## design/flow/run.sh

```bash
#!/bin/bash
# the make line also repeats each setting of config.mk as NAME=value (left out here)
make -C /OpenROAD-flow-scripts/flow DESIGN_CONFIG=/design/flow/config.mk WORK_HOME=/design/flow/orfs CLKGATE_MAP_FILE= finish
```

## design/flow/config.mk

```make
export PLATFORM = sky130hd
export DESIGN_NAME = SOBEL
export DESIGN_NICKNAME = SOBEL
export VERILOG_FILES = /design/flow/design.v
export SDC_FILE = /design/flow/constraint.sdc
export NUM_CORES = 4
export LEC_CHECK = 0
export ABC_AREA = 0
export CAP_MARGIN = 0
export CELL_PAD_IN_SITES_DETAIL_PLACEMENT = 1
export CELL_PAD_IN_SITES_GLOBAL_PLACEMENT = 1
export CORE_ASPECT_RATIO = 0.68
export CORE_MARGIN = 2
export CORE_UTILIZATION = 19
export CTS_CLUSTER_SIZE = 46
export GPL_ROUTABILITY_DRIVEN = 1
export MAX_ROUTING_LAYER = met4
export MIN_ROUTING_LAYER = met2
export SETUP_SLACK_MARGIN = 0.47
export SLEW_MARGIN = 20
```

## design/flow/constraint.sdc

```tcl
create_clock -name core_clock -period 11.1 [get_ports {clk}]
set_input_delay 2.2200 -clock core_clock [delete_from_list [all_inputs] [get_ports {clk}]]
set_output_delay 2.2200 -clock core_clock [all_outputs]
set_load 0.01 [all_outputs]
```

## design/flow/design.v

```verilog
`timescale 1ns/10ps
module  SOBEL(clk,reset,busy,ready,iaddr,idata,cdata_rd,cdata_wr,caddr_rd,caddr_wr,cwr,crd,csel	);
	input clk,reset;
	input ready;
	input [7:0] idata;
	input [7:0] cdata_rd;
	output reg busy;
	output reg [16:0] iaddr;
	output reg [7:0] cdata_wr;
	output [15:0] caddr_rd;
	output reg [15:0] caddr_wr;
	output reg cwr;
	output crd;
	output reg [1:0] csel;
	assign caddr_rd = 16'd0;
	assign crd = 1'b0;
	localparam IDLE = 2'd0, READ = 2'd1, WRITE = 2'd2, DONE = 2'd3;
	reg [1:0] state;
	reg [3:0] count;
	reg [16:0] count_iaddr;    
	reg [16:0] w_count;        
	reg [71:0] pixel_value;    
	reg [7:0] sobel_x;
	wire [71:0] win = {idata, pixel_value[63:0]};
	wire [7:0] p0 = win[7:0],   p1 = win[15:8],  p2 = win[23:16];
	wire [7:0] p3 = win[31:24], p5 = win[47:40];
	wire [7:0] p6 = win[55:48], p7 = win[63:56], p8 = win[71:64];
	wire signed [11:0] gx = $signed({4'b0, p0}) + $signed({3'b0, p3, 1'b0}) + $signed({4'b0, p6})
	                      - $signed({3'b0, p5, 1'b0}) - $signed({4'b0, p2}) - $signed({4'b0, p8});
	wire signed [11:0] gy_r = $signed({4'b0, pixel_value[7:0]}) + $signed({3'b0, pixel_value[15:8], 1'b0}) + $signed({4'b0, pixel_value[23:16]})
	                        - $signed({3'b0, pixel_value[63:56], 1'b0}) - $signed({4'b0, pixel_value[55:48]}) - $signed({4'b0, pixel_value[71:64]});
	function [7:0] clamp(input signed [11:0] v);
		if (v > 255) clamp = 8'd255;
		else if (v < 0) clamp = 8'd0;
		else clamp = v[7:0];
	endfunction
	wire [8:0] temp_combine = sobel_x + cdata_wr + 9'd1;
	always @(posedge clk)
	begin
		if (reset) begin
			state <= IDLE;
			busy <= 1'b0;
			cwr <= 1'b0;
			csel <= 2'b00;
			count <= 4'd0;
			iaddr <= 17'd0;
			count_iaddr <= 17'd0;
			w_count <= 17'd0;
			caddr_wr <= 16'd0;
			cdata_wr <= 8'd0;
		end
		else begin
			case (state)
			IDLE: begin
				if (ready) begin
					busy <= 1'b1;
					state <= READ;
					count <= 4'd0;
					count_iaddr <= 17'd0;
					iaddr <= 17'd0;
					w_count <= 17'd0;
				end
			end
			READ: begin
				pixel_value[count*8 +: 8] <= idata;
				if (count == 4'd8) begin
					cwr <= 1'b1;
					csel <= 2'b01;
					cdata_wr <= clamp(gx);
					sobel_x <= clamp(gx);
					caddr_wr <= w_count[15:0];
					state <= WRITE;
				end
				else begin
					if (count == 4'd2 || count == 4'd5)
						iaddr <= iaddr + 17'd256;
					else
						iaddr <= iaddr + 17'd1;
					count <= count + 4'd1;
				end
			end
			WRITE: begin
				if (csel == 2'b01) begin
					csel <= 2'b10;
					cdata_wr <= clamp(gy_r);
				end
				else if (csel == 2'b10) begin
					csel <= 2'b11;
					cdata_wr <= temp_combine[8:1];
				end
				else begin
					cwr <= 1'b0;
					csel <= 2'b00;
					count <= 4'd0;
					w_count <= w_count + 17'd1;
					if (w_count == 17'd65535) begin
						busy <= 1'b0;
						state <= DONE;
					end
					else begin
						state <= READ;
						if (count_iaddr % 258 == 255) begin
							count_iaddr <= count_iaddr + 17'd3;
							iaddr <= count_iaddr + 17'd3;
						end
						else begin
							count_iaddr <= count_iaddr + 17'd1;
							iaddr <= count_iaddr + 17'd1;
						end
					end
				end
			end
			default: ;
			endcase
		end
	end
endmodule
```

==> results.tsv, run 1 <==
stage	metric	value	unit
placed_design	place_ws	0.3465	ns
floorplan	initCoreUtil	19.34	%
yosys	syn_inst	1416	
global_routing	grt_pass1_vias	17038	
floorplan	die_h	214.0	um
global_routing	grt_usage	19.27	%
yosys	ys_sh_simple	19.68	%
route	vias	14610	
clocking	numCtsBuffers	17	
setup_path	reg2reg_depth	38	
floorplan	chipArea	0.06694	mm^2
route	avgRoutedWirePerCell	17.85	um
global_routing	grt.overflow.total	0	
yosys	ys_ff	158	
floorplan	num_rows	76	
yosys	synth_top_cell_by_count	nor2_1	
sta	slew_headroom	25.51	%
yosys	ys_area	0.01232	mm^2
sta	finalCritPeriodShare	90.90	%
yosys	yosys.area_share.aoi	21.61	%
sta	tightest_slew	1.108	ns
setup_path	path_depth	38	
yosys	ys_warn_count	1	
placed_design	io_buffers	55	
yosys	ys_cells	1416	
sta	max_freq	99.11	MHz
clocking	clkTransAtPathRegs	0.07	ns
yosys	ys_sh_mux	1.249	%
setup_path	startpoint	count_iaddr[14]	
final_layout	nNetsFinal	1581	
route	route.final.wire_length	41490	um
setup_path	r2r_end	iaddr[14]	
yosys	ys_sh_xor	4.265	%
setup_path	path_delay_family	AND-OR/OR-AND gates	
min_path	hold_class	reg2reg	
floorplan	core_region_area	0.06371	mm^2
final_layout	areaGrowthSynthToFinish	19.06	%
yosys	topCombFamilyByArea	AND-OR/OR-AND gates	
floorplan	die_width	312.8	um
setup_path	cp_num_buf_inv	4	
final_layout	utilization	23.02	%
min_path	holdPathStages	2	
yosys	synth_cell_type_count	101	
setup_path	endpoint	iaddr[14]	
setup_path	ff2ff_setup_slack	1.01	ns
min_path	whs_endpoint	caddr_wr[4]	
yosys	synth.top_cell.area_share	17.55	%
run	warning_count	39	
sta	period_needed	10.09	ns
global_routing	antenna_found_initial	0	
run	cap_violations	0	
yosys	adder_share	15.21	%
clocking	cts_tree	done	
final_layout	final_area	0.01467	mm^2
sta	hold_viol	0	
placed_design	dpl.hpwl	30760	um
sta	drv_slew	0	
min_path	hold_start	caddr_wr[4]	
setup_path	crit_fanout	12	
route	drtPass1Iterations	6	
route	viasPerCell	6.284	
yosys	area_leaders	edfxtp_1 (18%), dfxtp_1 (14%), fa_1 (10%)	
setup_path	crit_path_top_delay_cell	or4_4	
clocking	cts.sinks	158	
final_layout	fillers	7527	
outcome	outcome	finished clean	
yosys	synth-async-reset-ratio	0	%
placed_design	postPlaceCellArea	0.01376	mm^2
setup_path	critical_path.max_stage_delay	0.61	ns
setup_path	end_kind	flip-flop	
yosys	avgSynthCellArea	8.701	um^2
yosys	ys_seq_share	31.52	%
route	drc	0	
yosys	ys_top_cells_by_count	nor2_1 (153), nand2_1 (147), inv_1 (111)	
yosys	syn-cell-area	0.01232	mm^2
clocking	clockBufferDepth	2	
setup_path	r2r-start	count_iaddr[14]	
placed_design	gp_congestion	0.8692	
yosys	ff_type	dfxtp_1	
yosys	edf_count	72	
sta	setup_ws	1.010	ns
setup_path	start_kind	flip-flop	
setup_path	crit_arrival	10.47	ns
clocking	clk_latency	0.46	ns
setup_path	crit_required	11.48	ns
sta	fin_tns_setup	0	ns
global_routing	grt_pass1_wl	64560	um
clocking	cts.htree.levels	4	
route	drtIter0Drc	1696	
setup_path	worstSetupPathType	reg2reg	
sta	finClkSkew	0.01158	ns
global_routing	grt_max_degree	74	
yosys	largest_area_cell	edfxtp_1	
sta	grt_setup_unrepaired	false	
route	ant_nets	0	
clocking	clock-root-buffer	clkbuf_16	
floorplan	io_pins	81	
sta	setup_viol	0	
-- area by class of cell --
type / instances / area (um^2) / area share, %
tap: 858 / 1074 / 7.318
inverter: 112 / 420.4 / 2.866
antenna: 1 / 2.502 / 0.01706
timing repair buffer: 80 / 733.2 / 4.998
multi-input combinational: 1084 / 7973 / 54.35
sequential: 158 / 3892 / 26.54
clock inverter: 12 / 96.34 / 0.6568
clock buffer: 20 / 478.0 / 3.258
-- layer usage --
layer | GRT usage, % | part of all wire [%] | up-vias
met5 | - | 0 | -
met4 | 2.568 | 2.8 | 0
met3 | 30.07 | 49 | 185
met2 | 18.77 | 48 | 4164
met1 | - | 0 | 5201
li1 | - | - | 5060
-- repair_timing --
item                                   4_1_cts  5_1_grt
setup endpoints to repair                    6       32
setup buffers                                0        8
resized                                      4       49
pin swaps                                    0        7
endpoints found under the hold margin        0        0
cloned                                       0        0
hold buffers                                 0        0
-- stage by stage --
stage,hold WS (ns),cells
after global placement,0.4479,2284
after floorplan,0.4460,1432
after detailed placement,0.4561,2284
after global routing,0.4861,2324
final,0.4607,2325
after CTS,0.4694,2316
==> inputs of run 2 (changes only) <==
Settings changed: ABC_AREA 0 to default, CAP_MARGIN 0 to 20, CELL_PAD_IN_SITES_DETAIL_PLACEMENT 1 to default, CELL_PAD_IN_SITES_GLOBAL_PLACEMENT 1 to default, CORE_ASPECT_RATIO 0.68 to default, CORE_UTILIZATION 19 to 72, CTS_CLUSTER_DIAMETER from default to 345, CTS_CLUSTER_SIZE 46 to 37, GPL_ROUTABILITY_DRIVEN 1 to default, MIN_ROUTING_LAYER met2 to default, SETUP_SLACK_MARGIN 0.47 to 1.51.
Clock period 11.1 ns to 10.1 ns, I/O delays scaled along.
==> run 2 against run 1 <==
Net effect: non-clock buffer count increased by 89; sequential cell count did not move; worst setup slack lost 0.20 ns; via count decreased by 15%; count of clock-buffer cells in the layout fell by 2; final cell count decreased by 24%; synthesized cell count did not move; fmax grew 8.6%.
==> results.tsv, run 2 <==
stage	metric	value	unit	change
floorplan	initCoreUtil	74.03	%	+55 points
min_path	holdPathStages	2		unchanged
sta	fin_hold_ws	0.4527	ns	-0.007993 ns
yosys	yosys.area_share.aoi	21.61	%	unchanged
floorplan	io_pins	81		unchanged
yosys	ys_cells	1416		unchanged
floorplan	core_region_area	0.01664	mm^2	-74%
outcome	outcome	finished clean		
global_routing	grt_max_degree	75		+1.4%
yosys	synth_top_cell_by_count	nor2_1		
yosys	ys_sh_xor	4.265	%	unchanged
yosys	ys_sh_simple	19.68	%	unchanged
final_layout	fillers	730		-90%
sta	drv_slew	0		unchanged
sta	max_freq	107.7	MHz	+8.6%
final_layout	areaGrowthSynthToFinish	21.71	%	
setup_path	start_kind	flip-flop		
floorplan	die_width	134.8	um	-57%
route	antenna-diode-count	0		-1
setup_path	r2r_end	count_iaddr[4]		
setup_path	startpoint	count_iaddr[14]		
route	drc	0		unchanged
yosys	ys_area	0.01232	mm^2	unchanged
route	route.final.wire_length	38890	um	-6.3%
route	drtPass1Iterations	9		+3
yosys	ff_type	dfxtp_1		
global_routing	grt_pass1_vias	11436		-33%
yosys	syn-cell-area	0.01232	mm^2	unchanged
clocking	clock-root-buffer	clkbuf_16		
yosys	largest_area_cell	edfxtp_1		
placed_design	dp_cells	1661		-27%
final_layout	nNetsFinal	1670		+5.6%
setup_path	reg2reg_depth	43		+13%
route	viasPerCell	6.985		+11%
sta	fin_tns_setup	0	ns	unchanged
yosys	topCombFamilyByArea	AND-OR/OR-AND gates		
clocking	cts_tree	done		
setup_path	timing.critical_path.mode_cell	buf_4		
placed_design	io_buffers	55		unchanged
global_routing	antenna_found_initial	0		unchanged
min_path	hold_class	reg2reg		
sta	finalCritPeriodShare	91.96	%	+1.1 points
yosys	ys_sh_mux	1.249	%	unchanged
sta	grt_setup_unrepaired	true		
global_routing	grt.overflow.total	0		unchanged
yosys	ys_seq_share	31.52	%	unchanged
global_routing	grt_usage	40.38	%	+21 points
setup_path	worstSetupPathType	reg2reg		
sta	setup_viol	0		unchanged
route	ant_nets	0		unchanged
yosys	ys_warn_count	1		unchanged
setup_path	path_delay_family	AND-OR/OR-AND gates		
route	avgRoutedWirePerCell	21.91	um	+23%
floorplan	chipArea	0.01817	mm^2	-73%
yosys	ys_top_cells_by_count	nor2_1 (153), nand2_1 (147), inv_1 (111)		
setup_path	cp_num_buf_inv	9		+5
route	vias	12399		-15%
setup_path	crit_path_top_delay_cell	a2111oi_1		
clocking	clk_latency	0.45	ns	about the same
route	drtIter0Drc	1881		+11%
sta	slew_headroom	23.28	%	-2.2 points
setup_path	crit_fanout	10		-2
setup_path	endpoint	count_iaddr[4]		
run	warning_count	43		+10%
yosys	synth-async-reset-ratio	0	%	unchanged
clocking	cts.htree.levels	4		unchanged
setup_path	critical_path.max_stage_delay	0.50	ns	-0.11 ns
run	cap_violations	0		unchanged
setup_path	path_depth	43		+13%
floorplan	die_h	134.8	um	-37%
final_layout	final_cell_count_no_fill	1775		-24%
sta	finClkSkew	0.01380	ns	+0.002215 ns
clocking	clockBufferDepth	2		unchanged
sta	tightest_slew	1.149	ns	+0.04122 ns
yosys	ys_ff	158		unchanged
yosys	adder_share	15.21	%	unchanged
sta	hold_viol	0		unchanged
setup_path	crit_arrival	9.65	ns	-0.82 ns
yosys	edf_count	72		unchanged
min_path	hold_start	caddr_wr[12]		
setup_path	crit_required	10.46	ns	-1.02 ns
setup_path	ff2ff_setup_slack	0.81	ns	-0.20 ns
setup_path	end_kind	flip-flop		
clocking	cts.sinks	158		unchanged
clocking	numCtsBuffers	17		unchanged
yosys	avgSynthCellArea	8.701	um^2	unchanged
yosys	area_leaders	edfxtp_1 (18%), dfxtp_1 (14%), fa_1 (10%)		
placed_design	dpl.hpwl	23410	um	-24%
yosys	syn_inst	1416		unchanged
final_layout	layout.area.comb	0.008399	mm^2	+5.4%
yosys	synth_cell_type_count	101		unchanged
min_path	whs_endpoint	caddr_wr[12]		
setup_path	r2r-start	count_iaddr[14]		
placed_design	gp_congestion	1.016		+17%
final_layout	regArea	0.003909	mm^2	+0.42%
clocking	cts_hold_buf	0		unchanged
sta	period_needed	9.288	ns	-0.8019 ns
clocking	clkTransAtPathRegs	0.07	ns	about the same
yosys	synth.top_cell.area_share	17.55	%	unchanged
floorplan	num_rows	47		-38%
global_routing	grt_pass1_wl	56610	um	-12%
## run 2: final cells by class
cell class / count / area share [%]
flip-flops and latches: 158 / 26.07
repair buffers: 169 / 9.620
well taps: 220 / 1.836
inverters: 112 / 2.804
clock inverters: 14 / 0.7927
multi-input cells: 1084 / 56.01
clock buffers: 18 / 2.870
## run 2: through the flow
| stage | setup slack [ns] | utilization, % | cell area [um^2] |
|---|---|---|---|
| floorplan | 1.531 | - | 12400 |
| finish | 0.8117 | 90.11 | 15000 |
| detailed placement | 0.4268 | 78.70 | 13100 |
| global route | 0.4279 | 90.11 | 15000 |
| global placement | 0.6918 | 78.70 | 13100 |
| CTS | 1.406 | 86.71 | 14430 |
## run 2: timing repair
item                                    CTS  global route
pin swaps                                48            69
buffers inserted                         51            31
resized                                  89            72
endpoints found under the hold margin     0             0
endpoints found under the setup margin   32            32
## run 2: layer usage
| metal | up-vias | wire length [um] | GRT usage [%] |
|---|---|---|---|
| met5 | - | 0 | - |
| met4 | 0 | 2264 | 15.73 |
| met3 | 286 | 4232 | 7.020 |
| met2 | 1057 | 18340 | 64.55 |
| met1 | 5782 | 14060 | 51.60 |
| li1 | 5274 | - | - |
==> inputs of run 3 (changes only) <==
Settings changed: CORE_ASPECT_RATIO from default to 0.5, CORE_UTILIZATION 72 to 43, CTS_CLUSTER_DIAMETER 345 to 393, CTS_CLUSTER_SIZE 37 to 95, MAX_ROUTING_LAYER met4 to default, PLACE_DENSITY from default to 0.35, SETUP_SLACK_MARGIN 1.51 to default, TNS_END_PERCENT from default to 40.
Clock period 10.1 ns to 9.6 ns, I/O delays scaled along.
==> run 3 against run 2 <==
Net effect: critical endpoint is now iaddr[14]; largest cell class unchanged; still clean; register-to-register slack got worse by 0.43 ns; non-clock buffer count decreased by 56; first-iteration DRC count decreased by 66%.
==> results.tsv, run 3 <==
stage	metric	value	unit	change
min_path	holdPathStages	2		unchanged
yosys	adder_share	15.21	%	unchanged
placed_design	postPlaceCellArea	0.01339	mm^2	+2.3%
global_routing	grt.overflow.total	0		unchanged
route	drtIter0Drc	637		-66%
floorplan	chipArea	0.03010	mm^2	+66%
setup_path	start_kind	flip-flop		
route	drc	0		unchanged
yosys	edf_count	72		unchanged
setup_path	crit_arrival	9.58	ns	-0.07 ns
route	met3_length	1314	um	-69%
clocking	cts_hold_buf	0		unchanged
floorplan	core_region_area	0.02792	mm^2	+68%
route	wl_met1	16100	um	+14%
min_path	hold_class	reg2reg		
yosys	ys_sh_simple	19.68	%	unchanged
clocking	cts.htree.levels	4		unchanged
setup_path	critical_path.max_stage_delay	0.53	ns	+0.03 ns
setup_path	reg2reg_depth	37		-14%
sta	finClkSkew	0.01010	ns	-0.003701 ns
placed_design	gp_congestion	0.8831		-13%
setup_path	crit_required	9.96	ns	-0.50 ns
yosys	synth.top_cell.area_share	17.55	%	unchanged
yosys	synth-async-reset-ratio	0	%	unchanged
setup_path	path_depth	37		-14%
final_layout	areaGrowthSynthToFinish	15.99	%	
setup_path	crit_path_top_delay_cell	or4_1		
run	warning_count	41		-4.7%
floorplan	io_pins	81		unchanged
floorplan	die_width	243.4	um	+81%
floorplan	num_rows	43		-8.5%
final_layout	nNetsFinal	1614		-3.4%
route	drtPass1Iterations	5		-4
clocking	cts_tree	done		
setup_path	endpoint	iaddr[14]		
route	ant_nets	0		unchanged
placed_design	io_buffers	55		unchanged
yosys	ys_cells	1416		unchanged
route	avgRoutedWirePerCell	18.02	um	-18%
global_routing	grt_pass1_vias	10285		-10%
yosys	ys_seq_share	31.52	%	unchanged
outcome	outcome	finished clean		
floorplan	die_h	123.7	um	-8.2%
sta	hold_viol	0		unchanged
sta	max_freq	108.5	MHz	+0.77%
yosys	largest_area_cell	edfxtp_1		
yosys	ff_type	dfxtp_1		
yosys	synth_top_cell_by_count	nor2_1		
final_layout	utilization	51.18	%	-39 points
sta	period_needed	9.217	ns	-0.07136 ns
clocking	cts.sinks	158		unchanged
setup_path	r2r-start	count_iaddr[10]		
yosys	ys_ff	158		unchanged
yosys	ys_warn_count	1		unchanged
yosys	ys_top_cells_by_count	nor2_1 (153), nand2_1 (147), inv_1 (111)		
sta	tightest_slew	1.108	ns	-0.04108 ns
setup_path	startpoint	count_iaddr[10]		
clocking	clk_latency	0.44	ns	about the same
global_routing	antenna_found_initial	0		unchanged
placed_design	dpl.hpwl	24250	um	+3.6%
yosys	area_leaders	edfxtp_1 (18%), dfxtp_1 (14%), fa_1 (10%)		
route	highest_layer	met4		
sta	fin_hold_ws	0.4533	ns	+0.0005710 ns
setup_path	cp_num_buf_inv	3		-6
sta	slew_headroom	25.85	%	+2.6 points
sta	setup_viol	0		unchanged
run	cap_violations	0		unchanged
yosys	ys_area	0.01232	mm^2	unchanged
route	viasPerCell	5.614		-20%
global_routing	grt_pass1_wl	54230	um	-4.2%
sta	finalCritPeriodShare	96.01	%	+4.0 points
route	route.final.wire_length	33900	um	-13%
floorplan	initCoreUtil	44.12	%	-30 points
yosys	synth_cell_type_count	101		unchanged
setup_path	r2r_end	iaddr[14]		
final_layout	final_area	0.01429	mm^2	-4.7%
yosys	topCombFamilyByArea	AND-OR/OR-AND gates		
yosys	ys_sh_xor	4.265	%	unchanged
yosys	syn_inst	1416		unchanged
route	antenna-diode-count	0		unchanged
global_routing	grt_max_degree	75		unchanged
clocking	clockBufferDepth	2		unchanged
clocking	clock-root-buffer	clkbuf_16		
setup_path	timing.critical_path.mode_cell	nor2_1		
route	vias	10559		-15%
sta	drv_slew	0		unchanged
setup_path	crit_fanout	7		-3
setup_path	path_delay_family	AND-OR/OR-AND gates		
yosys	avgSynthCellArea	8.701	um^2	unchanged
setup_path	worstSetupPathType	reg2reg		
yosys	syn-cell-area	0.01232	mm^2	unchanged
global_routing	grt_usage	22.70	%	-18 points
setup_path	ff2ff_setup_slack	0.38	ns	-0.43 ns
route	wl_met2	16090	um	-12%
yosys	ys_sh_mux	1.249	%	unchanged
yosys	yosys.area_share.aoi	21.61	%	unchanged
clocking	numCtsBuffers	17		unchanged
min_path	whs_endpoint	caddr_wr[13]		
min_path	hold_start	caddr_wr[13]		
setup_path	end_kind	flip-flop		
clocking	clkTransAtPathRegs	0.07	ns	about the same
## run 3: stage by stage
step                TNS, ns  std cells  worst slack [ns]
floorplan                 0       1432            0.9068
detailed placement        0       1838           0.09746
global placement          0       1838            0.2025
CTS                       0       1870           0.01430
finish                    0       1881            0.3831
global route        -0.1658       1881          -0.04270
## run 3: area by class of cell
class | instances | area, um^2
fill | 2677 | 13630
multi-input combinational | 1084 | 7948
sequential | 158 | 3892
timing repair buffer | 113 | 980.9
tap | 382 | 478.0
clock buffer | 18 | 450.4
inverter | 112 | 420.4
clock inverter | 14 | 121.4
## run 3: per-layer routing
metal / GRT usage [%] / up-vias
met5: 0 / -
met4: 5.560 / 0
met3: 3.383 / 26
met2: 38.69 / 234
met1: 30.63 / 5128
li1: - / 5171
## run 3: timing repair
| item | CTS | global route |
|---|---|---|
| gates cloned | 0 | 0 |
| buffers inserted | 0 | 10 |
| resized | 3 | 42 |
| endpoints found under the setup margin | 1 | 31 |
| pin swaps | 0 | 12 |
==> inputs of run 4 (changes only) <==
Settings changed: ABC_AREA from default to 1, CORE_ASPECT_RATIO 0.5 to default, CORE_UTILIZATION 43 to 72, CTS_CLUSTER_DIAMETER 393 to 232, CTS_CLUSTER_SIZE 95 to 33, PLACE_DENSITY 0.35 to 0.81, TNS_END_PERCENT 40 to default.
Clock period 9.6 ns to 8.66 ns, I/O delays scaled along.
==> run 4 against run 3 <==
Net effect: now fails the layout checks on setup timing; final cell count up 13%; register-to-register slack worse by 0.68 ns; critical path type unchanged.
==> results.tsv, run 4 <==
stage	metric	value	unit	change
floorplan	num_rows	48		+12%
setup_path	path_depth	62		+68%
global_routing	grt_max_degree	65		-13%
yosys	ys_area	0.01292	mm^2	+4.9%
clocking	cts_tree	done		
yosys	ys_sh_simple	27.25	%	+7.6 points
setup_path	critical_path.max_stage_delay	0.41	ns	-0.12 ns
sta	fin_hold_ws	0.4645	ns	+0.01120 ns
global_routing	grt_pass1_vias	11937		+16%
global_routing	grt_pass1_wl	55380	um	+2.1%
yosys	ys_warn_count	1		unchanged
yosys	syn-cell-area	0.01292	mm^2	+4.9%
setup_path	crit_fanout	8		+1
setup_path	timing.critical_path.mode_cell	nand2_1		
sta	setup_viol	9		+9
setup_path	start_kind	flip-flop		
min_path	holdPathStages	2		unchanged
clocking	cts.sinks	158		unchanged
placed_design	dp_cells	2062		+12%
yosys	synth_cell_type_count	52		-49%
clocking	clock-root-buffer	clkbuf_16		
floorplan	io_pins	81		unchanged
yosys	largest_area_cell	edfxtp_1		
setup_path	r2r_end	iaddr[16]		
run	cap_violations	0		unchanged
setup_path	end_kind	flip-flop		
route	antenna-diode-count	0		unchanged
sta	grt_setup_unrepaired	true		
run	warning_count	43		+4.9%
yosys	topCombFamilyByArea	simple AND/OR/NAND/NOR gates		
yosys	area_leaders	edfxtp_1 (17%), dfxtp_1 (13%), fa_1 (9.9%)		
sta	finClkSkew	0.01131	ns	+0.001209 ns
outcome	so_faults	setup timing		
placed_design	dpl.hpwl	24550	um	+1.2%
placed_design	io_buffers	55		unchanged
yosys	ys_ff	158		unchanged
yosys	edf_count	72		unchanged
yosys	synth_top_cell_by_count	nand2_1		
floorplan	die_h	138.0	um	+12%
sta	finalCritPeriodShare	103.4	%	+7.4 points
setup_path	endpoint	iaddr[16]		
sta	hold_viol	0		unchanged
sta	max_freq	111.6	MHz	+2.9%
final_layout	final_cell_count_no_fill	2119		+13%
route	vias	13355		+26%
clocking	numCtsBuffers	17		unchanged
route	drc	0		unchanged
yosys	ff_type	dfxtp_1		
yosys	ys_top_cells_by_count	nand2_1 (331), inv_1 (268), nand3_1 (164)		
min_path	hold_class	reg2reg		
setup_path	startpoint	count_iaddr[16]		
clocking	clockBufferDepth	2		unchanged
sta	slew_headroom	27.66	%	+1.8 points
sta	period_needed	8.957	ns	-0.2601 ns
min_path	hold_start	cwr		
yosys	yosys.area_share.aoi	15.03	%	-6.6 points
clocking	cts_hold_buf	0		unchanged
final_layout	final_area	0.01552	mm^2	+8.6%
floorplan	initCoreUtil	74.17	%	+30 points
yosys	ys_seq_share	30.06	%	-1.5 points
clocking	clkTransAtPathRegs	0.07	ns	about the same
outcome	outcome	finished with violations		
route	drtPass1Iterations	7		+2
setup_path	crit_required	9.05	ns	-0.91 ns
yosys	syn_inst	1753		+24%
global_routing	grt_usage	37.24	%	+15 points
route	route.final.wire_length	38970	um	+15%
global_routing	antenna_found_initial	0		unchanged
floorplan	core_region_area	0.01742	mm^2	-38%
final_layout	areaGrowthSynthToFinish	20.13	%	
yosys	synth-async-reset-ratio	0	%	unchanged
floorplan	chipArea	0.01903	mm^2	-37%
route	viasPerCell	6.303		+12%
setup_path	crit_path_top_delay_cell	fa_2		
yosys	adder_share	14.28	%	-0.94 points
yosys	ys_sh_mux	0	%	-1.2 points
global_routing	grt.overflow.total	0		unchanged
setup_path	r2r-start	count_iaddr[16]		
final_layout	nNetsFinal	2009		+24%
clocking	clk_latency	0.45	ns	about the same
route	avgRoutedWirePerCell	18.39	um	+2.0%
yosys	synth.top_cell.area_share	16.74	%	-0.81 points
placed_design	postPlaceCellArea	0.01406	mm^2	+5.0%
sta	setup_ws	-0.2968	ns	-0.6799 ns
route	drtIter0Drc	1247		+96%
setup_path	worstSetupPathType	reg2reg		
sta	drv_slew	0		unchanged
setup_path	reg2reg_depth	62		+68%
yosys	ys_sh_xor	2.702	%	-1.6 points
setup_path	ff2ff_setup_slack	-0.30	ns	-0.68 ns
min_path	whs_endpoint	cwr		
route	ant_nets	0		unchanged
yosys	ys_cells	1753		+24%
placed_design	gp_congestion	0.8899		+0.77%
clocking	cts.htree.levels	4		unchanged
setup_path	crit_arrival	9.35	ns	-0.23 ns
floorplan	die_width	138.0	um	-43%
final_layout	utilization	89.10	%	+38 points
yosys	avgSynthCellArea	7.369	um^2	-15%
setup_path	cp_num_buf_inv	10		+7
setup_path	path_delay_family	simple AND/OR/NAND/NOR gates		
sta	tightest_slew	1.077	ns	-0.03101 ns
run 4: through the flow:
stage          setup slack [ns]  setup TNS [ns]
3_5_place_dp            0.07806               0
3_3_place_gp             0.2578               0
2_1_floorplan             1.130               0
6_report                -0.2968          -1.170
4_1_cts                0.009698               0
5_1_grt                  -1.089          -15.13
run 4: layer usage:
layer | wire (um) | part of all wire (%) | GRT usage [%] | up-vias
met5 | 0 | 0 | 0 | -
met4 | 1886 | 4.8 | 19.10 | 0
met3 | 3542 | 9.1 | 7.346 | 221
met2 | 19540 | 50 | 64.71 | 878
met1 | 14000 | 36 | 43.78 | 6242
li1 | - | - | - | 6014
run 4: area by class of cell:
cell class	count	area, um^2
clock buffers	19	442.9
clock inverters	13	130.1
fillers	874	1898
inverters	280	1064
multi-input cells	1272	8399
flip-flops and latches	158	3906
well taps	225	281.5
repair buffers	152	1295
run 4: timing repair:
item                                    4_1_cts  5_1_grt
setup buffers                                 0       25
endpoints found under the setup margin        0       22
gates resized                                 0      173
==> inputs of run 5 (changes only) <==
Settings changed: ABC_AREA 1 to default, CTS_CLUSTER_DIAMETER 232 to default, CTS_CLUSTER_SIZE 33 to default, PLACE_DENSITY 0.81 to default, PLACE_DENSITY_LB_ADDON from default to 0.3, SETUP_SLACK_MARGIN from default to 2.27.
Clock period 8.66 ns to 7.95 ns, I/O delays scaled along.
==> run 5 against run 4 <==
Net effect: the flow now stops in 5_1_grt; area after synthesis fell by 4.6%; synthesized cell count shrank 19%; die size fell by 4.5%.
==> results.tsv, run 5 <==
stage	metric	value	unit	change
floorplan	num_rows	47		-2.1%
global_routing	grt.overflow.total	8		
clocking	clock-root-buffer	clkbuf_16		
yosys	ys_ff	158		unchanged
yosys	area_leaders	edfxtp_1 (18%), dfxtp_1 (14%), fa_1 (10%)		
yosys	ys_seq_share	31.52	%	+1.5 points
yosys	topCombFamilyByArea	AND-OR/OR-AND gates		
yosys	ys_top_cells_by_count	nor2_1 (153), nand2_1 (147), inv_1 (111)		
yosys	ys_sh_xor	4.265	%	+1.6 points
yosys	synth-async-reset-ratio	0	%	unchanged
yosys	syn-cell-area	0.01232	mm^2	-4.6%
floorplan	die_width	134.8	um	-2.3%
yosys	ys_warn_count	1		unchanged
yosys	yosys.area_share.aoi	21.61	%	+6.6 points
yosys	synth_cell_type_count	101		+94%
yosys	ff_type	dfxtp_1		
clocking	numCtsBuffers	17		unchanged
yosys	ys_sh_simple	19.68	%	-7.6 points
placed_design	gp_congestion	0.9746		+9.5%
floorplan	core_region_area	0.01664	mm^2	-4.4%
global_routing	grt_usage	70.62	%	
floorplan	chipArea	0.01817	mm^2	-4.5%
yosys	ys_sh_mux	1.249	%	+1.2 points
clocking	cts.htree.levels	4		unchanged
clocking	clockBufferDepth	2		unchanged
yosys	edf_count	72		unchanged
yosys	synth.top_cell.area_share	17.55	%	+0.81 points
yosys	avgSynthCellArea	8.701	um^2	+18%
outcome	stop_error	[ERROR GRT-0232] Routing congestion too high. Check the congestion heatmap in the GUI.		
yosys	largest_area_cell	edfxtp_1		
placed_design	dpl.hpwl	27360	um	+11%
yosys	syn_inst	1416		-19%
placed_design	dp_cells	1813		-12%
floorplan	die_h	134.8	um	-2.3%
placed_design	place_ws	-1.014	ns	-1.092 ns
yosys	adder_share	15.21	%	+0.94 points
floorplan	io_pins	81		unchanged
outcome	stop_stage	5_1_grt		
clocking	cts.sinks	158		unchanged
outcome	outcome	aborted with a tool error		
yosys	synth_top_cell_by_count	nor2_1		
placed_design	io_buffers	55		unchanged
yosys	ys_cells	1416		-19%
yosys	ys_area	0.01232	mm^2	-4.6%
floorplan	initCoreUtil	74.03	%	-0.14 points
run 5: layer usage:
metal  overflow  GRT usage [%]
met1          0          71.17
met2          2          88.27
met3          0          56.08
met4          6          65.38
met5          0          23.33
run 5: what timing repair did:
action | CTS
setup endpoints to repair | 48
hold buffers | 0
setup buffers | 38
hold endpoints to repair | 0
pin swaps | 57
gates resized | 131
gates cloned | 0
run 5: through the flow:
stage / util [%] / instance area, um^2
detailed placement: 86.43 / 14380
global placement: 86.43 / 14380
CTS: 94.41 / 15710
floorplan: - / 12570
==> inputs of run 6 (changes only) <==
Settings changed: ABC_AREA from default to 1, CORE_ASPECT_RATIO from default to 0.5, CORE_UTILIZATION 72 to 60, CTS_CLUSTER_SIZE from default to 98, PLACE_DENSITY_LB_ADDON 0.3 to default, SETUP_SLACK_MARGIN 2.27 to default.
Clock period 7.95 ns to 5.7 ns, I/O delays scaled along.
==> run 6 against run 5 <==
Net effect: the layout now fails its checks (setup timing); die size up 25%; synthesized cell count up 24%; area after synthesis up 4.9%.
==> results.tsv, run 6 <==
stage	metric	value	unit	change
outcome	outcome	finished with violations		
outcome	so_faults	setup timing		
sta	fin_tns_setup	-72.98	ns	
floorplan	initCoreUtil	62.01	%	-12 points
placed_design	dpl.hpwl	25410	um	-7.1%
yosys	ys_ff	158		unchanged
sta	finalCritPeriodShare	150.0	%	
sta	tightest_slew	0.9795	ns	
sta	max_freq	117.0	MHz	
route	drtIter0Drc	1304		
route	drc	0		
final_layout	final_area	0.01696	mm^2	
sta	setup_ws	-2.849	ns	
clocking	cts.sinks	158		unchanged
setup_path	end_kind	flip-flop		
setup_path	timing.critical_path.mode_cell	nand2_1		
setup_path	endpoint	iaddr[16]		
setup_path	path_delay_family	simple AND/OR/NAND/NOR gates		
setup_path	crit_required	6.08	ns	
clocking	clk_latency	0.44	ns	
setup_path	crit_path_top_delay_cell	dfxtp_4		
sta	slew_headroom	34.51	%	
yosys	synth_top_cell_by_count	nand2_1		
setup_path	start_kind	flip-flop		
yosys	area_leaders	edfxtp_1 (17%), dfxtp_1 (13%), fa_1 (9.9%)		
yosys	ys_area	0.01292	mm^2	+4.9%
clocking	cts_tree	done		
yosys	yosys.area_share.aoi	15.03	%	-6.6 points
yosys	ys_seq_share	30.06	%	-1.5 points
route	antenna-diode-count	0		
yosys	ys_warn_count	1		unchanged
route	route.final.wire_length	37760	um	
sta	drv_slew	0		
setup_path	worstSetupPathType	reg2reg		
setup_path	startpoint	count_iaddr[13]		
sta	fin_hold_ws	0.4852	ns	
setup_path	cp_num_buf_inv	9		
floorplan	io_pins	81		unchanged
floorplan	die_width	211.5	um	+57%
setup_path	ff2ff_setup_slack	-2.85	ns	
setup_path	crit_arrival	8.93	ns	
route	viasPerCell	5.689		
setup_path	r2r-start	count_iaddr[13]		
clocking	clock-root-buffer	clkbuf_16		
route	ant_nets	0		
global_routing	grt_max_degree	65		
placed_design	gp_congestion	0.9336		-4.2%
global_routing	grt_pass1_vias	12560		
yosys	ff_type	dfxtp_1		
final_layout	utilization	81.42	%	
clocking	numCtsBuffers	17		unchanged
sta	period_needed	8.549	ns	
min_path	holdPathStages	2		
floorplan	die_h	107.8	um	-20%
final_layout	final_cell_count_no_fill	2305		
yosys	syn-cell-area	0.01292	mm^2	+4.9%
route	vias	13112		
placed_design	place_ws	-2.359	ns	-1.346 ns
clocking	cts.htree.levels	4		unchanged
global_routing	antenna_found_initial	0		
sta	hold_viol	0		
yosys	avgSynthCellArea	7.369	um^2	-15%
sta	finClkSkew	0.01248	ns	
sta	setup_viol	32		
floorplan	core_region_area	0.02083	mm^2	+25%
min_path	hold_class	reg2reg		
yosys	synth.top_cell.area_share	16.74	%	-0.81 points
placed_design	io_buffers	55		unchanged
min_path	whs_endpoint	cdata_wr[0]		
floorplan	num_rows	37		-21%
global_routing	grt_pass1_wl	58790	um	
global_routing	grt_usage	31.96	%	
final_layout	nNetsFinal	2147		
clocking	clkTransAtPathRegs	0.07	ns	
yosys	ys_sh_xor	2.702	%	-1.6 points
placed_design	dp_cells	2213		+22%
setup_path	path_depth	67		
sta	grt_setup_unrepaired	true		
setup_path	reg2reg_depth	67		
min_path	hold_start	cdata_wr[0]		
yosys	adder_share	14.28	%	-0.94 points
yosys	edf_count	72		unchanged
clocking	cts_hold_buf	0		unchanged
run	warning_count	44		
floorplan	chipArea	0.02279	mm^2	+25%
yosys	largest_area_cell	edfxtp_1		
yosys	synth_cell_type_count	52		-49%
global_routing	grt.overflow.total	0		
yosys	synth-async-reset-ratio	0	%	unchanged
placed_design	postPlaceCellArea	0.01507	mm^2	+4.8%
yosys	ys_top_cells_by_count	nand2_1 (331), inv_1 (268), nand3_1 (164)		
route	drtPass1Iterations	6		
yosys	ys_cells	1753		+24%
setup_path	critical_path.max_stage_delay	0.37	ns	
route	avgRoutedWirePerCell	16.38	um	
clocking	clockBufferDepth	2		unchanged
yosys	ys_sh_mux	0	%	-1.2 points
run	cap_violations	0		
final_layout	areaGrowthSynthToFinish	31.30	%	
setup_path	r2r_end	iaddr[16]		
yosys	syn_inst	1753		+24%
yosys	ys_sh_simple	27.25	%	+7.6 points
yosys	topCombFamilyByArea	simple AND/OR/NAND/NOR gates		
setup_path	crit_fanout	8		
-- run 6: layout make-up --
cell class              instances  area (um^2)
fillers                      1317         3870
multi-input cells            1272         8707
well taps                     273        341.6
repair buffers                290         2354
clock buffers                  18        429.2
clock inverters                14        158.9
inverters                     280         1071
flip-flops and latches        158         3901
-- run 6: repair_timing --
action / CTS / global route
endpoints found under the setup margin: 32 / 32
gates resized: 84 / 120
pin swaps: 37 / 44
cloned: 1 / 0
buffers inserted: 36 / 27
-- run 6: routing by layer --
layer | vias up | share of wire (%) | track usage [%]
met2 | 553 | 50 | 56.60
li1 | 6286 | - | -
met4 | 0 | 2.7 | 11.52
met3 | 104 | 6.4 | 4.755
met5 | - | 0 | 0
met1 | 6169 | 41 | 40.01
==> inputs of run 7 (changes only) <==
Settings changed: CAP_MARGIN 20 to 0, CORE_ASPECT_RATIO 0.5 to 1.02, CORE_UTILIZATION 60 to 69, CTS_CLUSTER_DIAMETER from default to 222, CTS_CLUSTER_SIZE 98 to 46, GPL_ROUTABILITY_DRIVEN from default to 1, SETUP_SLACK_MARGIN from default to 0.47.
Clock period 5.7 ns to 8.58 ns, I/O delays scaled along.
==> run 7 against run 6 <==
Net effect: the layout still fails its checks (setup timing); worst hold slack got worse by 0.0095 ns; sequential share of layout area increased by 0.68 points; final area decreased by 2.9%; final cell count decreased by 3.6%; routed wire length increased by 12%; first-iteration DRC count increased by 21%; worst setup slack improved by 2.4 ns; count of clock-buffer cells in the layout decreased by 1; non-clock buffer count decreased by 44; highest routed layer unchanged.
==> results.tsv, run 7 <==
stage	metric	value	unit	change
sta	slew_headroom	32.42	%	-2.1 points
yosys	ys_top_cells_by_count	nand2_1 (331), inv_1 (268), nand3_1 (164)		
floorplan	core_region_area	0.01833	mm^2	-12%
final_layout	areaGrowthSynthToFinish	27.55	%	
run	warning_count	44		unchanged
floorplan	chipArea	0.01983	mm^2	-13%
clocking	clkTransAtPathRegs	0.07	ns	about the same
min_path	whs_endpoint	cwr		
placed_design	gp_congestion	0.9055		-3.0%
min_path	holdPathStages	2		unchanged
setup_path	crit_arrival	9.31	ns	+0.38 ns
setup_path	r2r-start	count_iaddr[10]		
clocking	cts.sinks	158		unchanged
route	ant_nets	0		unchanged
floorplan	io_pins	81		unchanged
clocking	clockBufferDepth	2		unchanged
yosys	ff_type	dfxtp_1		
floorplan	die_h	142.2	um	+32%
yosys	syn_inst	1753		unchanged
route	antenna-diode-count	0		unchanged
setup_path	startpoint	count_iaddr[10]		
route	drtIter0Drc	1574		+21%
setup_path	path_delay_family	simple AND/OR/NAND/NOR gates		
route	vias	14054		+7.2%
yosys	topCombFamilyByArea	simple AND/OR/NAND/NOR gates		
sta	setup_ws	-0.4509	ns	+2.398 ns
clocking	cts.htree.levels	4		unchanged
yosys	synth.top_cell.area_share	16.74	%	unchanged
floorplan	initCoreUtil	70.48	%	+8.5 points
setup_path	end_kind	flip-flop		
yosys	syn-cell-area	0.01292	mm^2	unchanged
setup_path	cp_num_buf_inv	13		+4
setup_path	critical_path.max_stage_delay	0.36	ns	about the same
sta	finalCritPeriodShare	105.3	%	-45 points
global_routing	grt.overflow.total	0		unchanged
run	cap_violations	0		unchanged
sta	period_needed	9.031	ns	+0.4816 ns
sta	max_freq	110.7	MHz	-5.3%
global_routing	grt_usage	36.96	%	+5.0 points
yosys	largest_area_cell	edfxtp_1		
setup_path	ff2ff_setup_slack	-0.45	ns	+2.40 ns
yosys	synth_cell_type_count	52		unchanged
yosys	ys_seq_share	30.06	%	unchanged
yosys	synth_top_cell_by_count	nand2_1		
yosys	area_leaders	edfxtp_1 (17%), dfxtp_1 (13%), fa_1 (9.9%)		
global_routing	grt_pass1_vias	12981		+3.4%
setup_path	start_kind	flip-flop		
outcome	outcome	finished with violations		
floorplan	num_rows	50		+35%
global_routing	grt_max_degree	65		unchanged
yosys	synth-async-reset-ratio	0	%	unchanged
sta	tightest_slew	1.006	ns	+0.02672 ns
floorplan	die_width	139.5	um	-34%
min_path	hold_class	reg2reg		
setup_path	timing.critical_path.mode_cell	nand2_1		
global_routing	antenna_found_initial	0		unchanged
sta	setup_viol	14		-56%
sta	grt_setup_unrepaired	true		
setup_path	r2r_end	iaddr[15]		
setup_path	crit_fanout	9		+1
yosys	adder_share	14.28	%	unchanged
global_routing	grt_pass1_wl	59930	um	+1.9%
clocking	clock-root-buffer	clkbuf_16		
yosys	ys_warn_count	1		unchanged
setup_path	worstSetupPathType	reg2reg		
sta	finClkSkew	0.009619	ns	-0.002864 ns
placed_design	io_buffers	55		unchanged
route	viasPerCell	6.325		+11%
min_path	hold_start	cwr		
yosys	ys_sh_mux	0	%	unchanged
setup_path	reg2reg_depth	72		+7.5%
placed_design	dpl.hpwl	24680	um	-2.8%
yosys	ys_area	0.01292	mm^2	unchanged
clocking	clk_latency	0.44	ns	about the same
route	route.final.wire_length	42310	um	+12%
yosys	ys_sh_simple	27.25	%	unchanged
yosys	edf_count	72		unchanged
yosys	ys_cells	1753		unchanged
yosys	ys_sh_xor	2.702	%	unchanged
setup_path	crit_required	8.86	ns	+2.78 ns
yosys	avgSynthCellArea	7.369	um^2	unchanged
setup_path	endpoint	iaddr[15]		
yosys	yosys.area_share.aoi	15.03	%	unchanged
yosys	ys_ff	158		unchanged
sta	fin_tns_setup	-4.241	ns	+68.74 ns
setup_path	path_depth	72		+7.5%
final_layout	nNetsFinal	2103		-2.0%
sta	drv_slew	0		unchanged
route	avgRoutedWirePerCell	19.04	um	+16%
clocking	cts_tree	done		
sta	hold_viol	0		unchanged
clocking	numCtsBuffers	17		unchanged
outcome	so_faults	setup timing		
route	drc	0		unchanged
route	drtPass1Iterations	6		unchanged
final_layout	fillers	845		-36%
setup_path	crit_path_top_delay_cell	dfxtp_4		
sta	fin_hold_ws	0.4756	ns	-0.009528 ns
run 7: timing repair:
item,CTS,global route
hold buffers,0,0
gates cloned,1,0
endpoints found under the setup margin,13,27
pin swaps,54,117
buffers inserted,42,30
gates resized,88,138
run 7: final cells by class:
class	count	area (um^2)	area share, %
clock buffers	17	425.4	2.582
repair buffers	246	2042	12.39
well taps	234	292.8	1.777
flip-flops and latches	158	3902	23.68
clock inverters	15	187.7	1.139
inverters	280	1061	6.439
multi-input cells	1272	8567	51.99
run 7: per-stage QoR:
step                instance area (um^2)  worst slack (ns)  instances  util [%]
floorplan                          12980             1.050       1769         -
global placement                   14420            0.1771       2117     78.66
detailed placement                 14420         -0.008257       2117     78.66
CTS                                15720            0.4130       2192     85.76
global route                       16480           -0.9491       2222     89.90
finish                             16480           -0.4509       2222     89.90
run 7: metal layers:
layer / routed length [um] / up-vias / global-route usage (%)
met5: 0 / - / 0
met4: 2854 / 0 / 19.35
met3: 3608 / 304 / 4.475
met2: 21280 / 1014 / 67.57
met1: 14570 / 6533 / 42.64
li1: - / 6203 / -
==> inputs of run 8 (changes only) <==
Settings changed: ABC_AREA 1 to default, CAP_MARGIN 0 to 20, CORE_ASPECT_RATIO 1.02 to 0.93, CORE_MARGIN 2 to 9, CORE_UTILIZATION 69 to 25, CTS_CLUSTER_DIAMETER 222 to 203, CTS_CLUSTER_SIZE 46 to 14, GPL_ROUTABILITY_DRIVEN 1 to 0, GPL_TIMING_DRIVEN from default to 0, HOLD_SLACK_MARGIN from default to 0.21, MIN_ROUTING_LAYER from default to met2, SETUP_SLACK_MARGIN 0.47 to default, SLEW_MARGIN 20 to 15.
Clock period 8.58 ns to 5.67 ns, I/O delays scaled along.
==> run 8 against run 7 <==
Net effect: fails the layout checks on DRC, setup timing; count of clock-buffer cells in the layout rose by 5; utilization fell by 58 points; clock skew rose by 0.0032 ns; non-clock buffer count fell by 48; global-route usage fell by 18 points; critical path depth fell by 38; sequential cell count did not move; largest cell class unchanged.
==> results.tsv, run 8 <==
stage	metric	value	unit	change
final_layout	layout.area.comb	0.008543	mm^2	-0.28%
yosys	adder_share	15.21	%	+0.94 points
sta	tightest_slew	1.218	ns	+0.2118 ns
yosys	ys_ff	158		unchanged
clocking	cts.htree.levels	4		unchanged
yosys	edf_count	72		unchanged
sta	finClkSkew	0.01279	ns	+0.003173 ns
yosys	ff_type	dfxtp_1		
setup_path	critical_path.max_stage_delay	0.51	ns	+0.15 ns
sta	drv_slew	0		unchanged
sta	hold_viol	0		unchanged
yosys	largest_area_cell	edfxtp_1		
sta	setup_viol	32		+18
setup_path	r2r-start	count_iaddr[15]		
yosys	avgSynthCellArea	8.701	um^2	+18%
setup_path	startpoint	count_iaddr[15]		
floorplan	core_region_area	0.04880	mm^2	+170%
yosys	ys_sh_xor	4.265	%	+1.6 points
yosys	topCombFamilyByArea	AND-OR/OR-AND gates		
yosys	yosys.area_share.aoi	21.61	%	+6.6 points
final_layout	regArea	0.003890	mm^2	-0.32%
setup_path	end_kind	flip-flop		
setup_path	timing.critical_path.mode_cell	or3_4		
yosys	syn_inst	1416		-19%
clocking	cts_tree	done		
route	vias	15533		+11%
yosys	synth_top_cell_by_count	nor2_1		
sta	setup_ws	-3.333	ns	-2.882 ns
yosys	synth-async-reset-ratio	0	%	unchanged
yosys	ys_seq_share	31.52	%	+1.5 points
clocking	numCtsBuffers	17		unchanged
sta	grt_setup_unrepaired	true		
yosys	ys_warn_count	1		unchanged
sta	finalCritPeriodShare	158.8	%	+54 points
placed_design	place_ws	-3.905	ns	-3.897 ns
floorplan	num_rows	78		+56%
route	drtPass1Iterations	53		+47
final_layout	nNetsFinal	1699		-19%
min_path	hold_start	caddr_wr[10]		
global_routing	grt_max_degree	22		-66%
run	warning_count	42		-4.5%
setup_path	r2r_end	iaddr[14]		
yosys	ys_sh_mux	1.249	%	+1.2 points
yosys	ys_area	0.01232	mm^2	-4.6%
clocking	clockBufferDepth	2		unchanged
yosys	synth_cell_type_count	101		+94%
setup_path	crit_required	6.05	ns	-2.81 ns
global_routing	antenna_found_initial	0		unchanged
min_path	whs_endpoint	caddr_wr[10]		
sta	slew_headroom	18.11	%	-14 points
route	ant_nets	0		unchanged
route	drc	2		+2
global_routing	grt_pass1_wl	59120	um	-1.4%
route	avgRoutedWirePerCell	17.42	um	-8.5%
min_path	hold_class	reg2reg		
setup_path	path_depth	34		-53%
global_routing	grt.overflow.total	0		unchanged
route	viasPerCell	6.987		+10%
setup_path	endpoint	iaddr[14]		
setup_path	cp_num_buf_inv	3		-10
floorplan	die_h	232.1	um	+63%
clocking	cts.sinks	158		unchanged
run	cap_violations	0		unchanged
floorplan	chipArea	0.05760	mm^2	+190%
sta	max_freq	111.1	MHz	+0.31%
setup_path	path_delay_family	AND-OR/OR-AND gates		
outcome	so_faults	DRC, setup timing		
yosys	area_leaders	edfxtp_1 (18%), dfxtp_1 (14%), fa_1 (10%)		
min_path	holdPathStages	2		unchanged
clocking	clkTransAtPathRegs	0.08	ns	about the same
route	drtIter0Drc	3507		+120%
yosys	syn-cell-area	0.01232	mm^2	-4.6%
setup_path	crit_arrival	9.38	ns	+0.07 ns
floorplan	die_width	248.2	um	+78%
final_layout	areaGrowthSynthToFinish	27.88	%	
yosys	ys_cells	1416		-19%
global_routing	grt_pass1_vias	16558		+28%
outcome	outcome	finished with violations		
setup_path	worstSetupPathType	reg2reg		
setup_path	ff2ff_setup_slack	-3.33	ns	-2.88 ns
setup_path	reg2reg_depth	34		-53%
placed_design	dpl.hpwl	27420	um	+11%
floorplan	io_pins	81		unchanged
yosys	ys_sh_simple	19.68	%	-7.6 points
clocking	clk_latency	0.46	ns	+0.02 ns
setup_path	crit_fanout	10		+1
placed_design	io_buffers	55		unchanged
yosys	ys_top_cells_by_count	nor2_1 (153), nand2_1 (147), inv_1 (111)		
sta	period_needed	9.003	ns	-0.02757 ns
route	route.final.wire_length	38720	um	-8.5%
final_layout	fillers	5040		+500%
global_routing	grt_usage	19.38	%	-18 points
setup_path	crit_path_top_delay_cell	a2111oi_4		
sta	fin_tns_setup	-99.20	ns	-94.96 ns
setup_path	start_kind	flip-flop		
floorplan	initCoreUtil	25.25	%	-45 points
yosys	synth.top_cell.area_share	17.55	%	+0.81 points
route	antenna-diode-count	0		unchanged
clocking	clock-root-buffer	clkbuf_16		
## run 8: what timing repair did
action,in CTS,in global routing
gates resized,60,103
pin swaps,47,57
setup endpoints to repair,48,48
hold buffers,0,0
gates cloned,0,0
buffers inserted,37,28
## run 8: cell type report
cell class | count | area share, %
sequential | 158 | 24.69
buffer | 75 | 2.581
clock buffer | 22 | 3.145
clock inverter | 9 | 0.3494
inverter | 112 | 2.684
timing repair buffer | 123 | 7.243
tap | 640 | 5.083
multi-input combinational | 1084 | 54.22
## run 8: per-stage QoR
| stage | instance area (um^2) | utilization, % | cells | hold slack, ns |
|---|---|---|---|---|
| floorplan | 12570 | - | 1432 | 0.4460 |
| global placement | 13920 | 28.52 | 2127 | 0.4499 |
| detailed placement | 14020 | 28.73 | 2130 | 0.4496 |
| CTS | 15110 | 30.97 | 2196 | 0.4620 |
| global route | 15760 | 32.29 | 2223 | 0.4872 |
| finish | 15760 | 32.29 | 2223 | 0.4624 |
## run 8: metal layers
layer  wire length (um)  part of all wire [%]  vias to the layer above  global-route usage [%]
met1                  0                     0                     5453                       -
met4               3717                   9.6                        5                   4.427
met3              16620                    43                      578                   28.29
li1                   -                     -                     5308                       -
met5                 42                  0.11                        -                   4.494
met2              18350                    47                     4189                   21.11
==> inputs of run 9 (changes only) <==
Settings changed: ABC_AREA from default to 1, CORE_ASPECT_RATIO 0.93 to default, CORE_MARGIN 9 to 2, CORE_UTILIZATION 25 to 70, CTS_CLUSTER_DIAMETER 203 to default, CTS_CLUSTER_SIZE 14 to 17, GPL_ROUTABILITY_DRIVEN 0 to default, GPL_TIMING_DRIVEN 0 to default, HOLD_SLACK_MARGIN 0.21 to default, MIN_ROUTING_LAYER met2 to default, SETUP_SLACK_MARGIN from default to -0.5, SLEW_MARGIN 15 to 20.
Clock period 5.67 ns to 8.14 ns, I/O delays scaled along.
==> run 9 against run 8 <==
Net effect: fails the layout checks on setup timing; non-clock buffer count is 43 higher; sequential cell count did not move; via count is 11% lower; critical path depth grew 32; routed wire length up 6.3%; global-route usage grew 17 points; clock skew decreased by 0.0043 ns; critical path type unchanged.
==> results.tsv, run 9 <==
stage	metric	value	unit	change
final_layout	areaGrowthSynthToFinish	26.46	%	
route	viasPerCell	6.278		-10%
setup_path	timing.critical_path.mode_cell	nand2_2		
yosys	topCombFamilyByArea	simple AND/OR/NAND/NOR gates		
sta	setup_ws	-0.9297	ns	+2.404 ns
placed_design	gp_congestion	0.8736		
setup_path	r2r-start	count_iaddr[13]		
setup_path	end_kind	flip-flop		
yosys	yosys.area_share.aoi	15.03	%	-6.6 points
clocking	clockBufferDepth	2		unchanged
floorplan	num_rows	49		-37%
floorplan	die_width	139.9	um	-44%
yosys	ys_ff	158		unchanged
final_layout	layout.area.comb	0.008519	mm^2	-0.28%
floorplan	die_h	139.9	um	-40%
route	drtIter0Drc	1288		-63%
yosys	area_leaders	edfxtp_1 (17%), dfxtp_1 (13%), fa_1 (9.9%)		
clocking	cts.htree.levels	4		unchanged
route	drtPass1Iterations	6		-89%
final_layout	nNetsFinal	2099		+24%
clocking	cts_hold_buf	0		unchanged
sta	fin_hold_ws	0.4672	ns	+0.004848 ns
clocking	cts_tree	done		
setup_path	critical_path.max_stage_delay	0.45	ns	-0.06 ns
clocking	clkTransAtPathRegs	0.07	ns	about the same
setup_path	crit_required	8.52	ns	+2.47 ns
clocking	numCtsBuffers	17		unchanged
floorplan	initCoreUtil	71.67	%	+46 points
setup_path	path_depth	66		+94%
yosys	synth_top_cell_by_count	nand2_1		
setup_path	crit_path_top_delay_cell	fa_2		
placed_design	io_buffers	55		unchanged
yosys	ys_top_cells_by_count	nand2_1 (331), inv_1 (268), nand3_1 (164)		
setup_path	endpoint	iaddr[16]		
yosys	syn-cell-area	0.01292	mm^2	+4.9%
clocking	clock-root-buffer	clkbuf_16		
route	avgRoutedWirePerCell	18.60	um	+6.8%
route	vias	13893		-11%
global_routing	grt_usage	36.07	%	+17 points
sta	grt_setup_unrepaired	true		
setup_path	crit_fanout	9		-1
yosys	syn_inst	1753		+24%
sta	drv_slew	0		unchanged
min_path	holdPathStages	2		unchanged
setup_path	worstSetupPathType	reg2reg		
clocking	clk_latency	0.43	ns	-0.03 ns
route	ant_nets	0		unchanged
sta	tightest_slew	1.131	ns	-0.08733 ns
yosys	synth_cell_type_count	52		-49%
yosys	ff_type	dfxtp_1		
placed_design	postPlaceCellArea	0.01465	mm^2	+4.5%
outcome	so_faults	setup timing		
floorplan	io_pins	81		unchanged
min_path	whs_endpoint	cwr		
yosys	adder_share	14.28	%	-0.94 points
yosys	ys_seq_share	30.06	%	-1.5 points
final_layout	final_cell_count_no_fill	2213		-0.45%
setup_path	path_delay_family	simple AND/OR/NAND/NOR gates		
yosys	ys_sh_mux	0	%	-1.2 points
placed_design	place_ws	-0.4184	ns	+3.486 ns
sta	setup_viol	22		-31%
sta	slew_headroom	24.06	%	+5.9 points
route	route.final.wire_length	41160	um	+6.3%
setup_path	r2r_end	iaddr[16]		
yosys	synth.top_cell.area_share	16.74	%	-0.81 points
yosys	ys_sh_xor	2.702	%	-1.6 points
sta	max_freq	110.3	MHz	-0.73%
outcome	outcome	finished with violations		
setup_path	start_kind	flip-flop		
route	drc	0		-2
yosys	largest_area_cell	edfxtp_1		
yosys	ys_sh_simple	27.25	%	+7.6 points
yosys	ys_warn_count	1		unchanged
floorplan	core_region_area	0.01802	mm^2	-63%
final_layout	regArea	0.003901	mm^2	+0.29%
sta	finClkSkew	0.008472	ns	-0.004320 ns
setup_path	ff2ff_setup_slack	-0.93	ns	+2.40 ns
setup_path	startpoint	count_iaddr[13]		
final_layout	fillers	818		-84%
sta	period_needed	9.070	ns	+0.06633 ns
setup_path	crit_arrival	9.45	ns	+0.07 ns
final_layout	final_area	0.01634	mm^2	+3.7%
min_path	hold_class	reg2reg		
final_layout	utilization	90.64	%	+58 points
sta	finalCritPeriodShare	111.4	%	-47 points
sta	fin_tns_setup	-9.724	ns	+89.48 ns
global_routing	grt_pass1_vias	12628		-24%
yosys	ys_cells	1753		+24%
global_routing	grt_max_degree	65		+200%
sta	hold_viol	0		unchanged
placed_design	dpl.hpwl	24830	um	-9.5%
yosys	synth-async-reset-ratio	0	%	unchanged
min_path	hold_start	cwr		
global_routing	grt_pass1_wl	58000	um	-1.9%
floorplan	chipArea	0.01956	mm^2	-66%
yosys	ys_area	0.01292	mm^2	+4.9%
yosys	avgSynthCellArea	7.369	um^2	-15%
run	cap_violations	0		unchanged
global_routing	grt.overflow.total	0		unchanged
run	warning_count	42		unchanged
placed_design	dp_cells	2143		+0.61%
setup_path	cp_num_buf_inv	6		+3
yosys	edf_count	72		unchanged
setup_path	reg2reg_depth	66		+94%
clocking	cts.sinks	158		unchanged
global_routing	antenna_found_initial	0		unchanged
route	antenna-diode-count	0		unchanged
[run 9: repair_timing]
action                                  CTS  global route
resized                                   0           201
endpoints found under the setup margin    0            26
buffers inserted                          0            46
endpoints found under the hold margin     0             0
[run 9: cell type report]
type                            instances  area share, %
Clock inverter                         15          1.111
Inverter                              280          6.510
Multi-Input combinational cell       1273          52.15
Clock buffer                           17          2.604
Tap cell                              229          1.754
Timing Repair Buffer                  241          11.99
Sequential cell                       158          23.88
[run 9: layer usage]
layer | vias up | global-route usage, % | part of all wire, %
met2 | 961 | 64.16 | 50
met3 | 304 | 5.575 | 9.2
met5 | - | 0 | 0
li1 | 6197 | - | -
met4 | 0 | 19.53 | 6.6
met1 | 6431 | 41.72 | 35
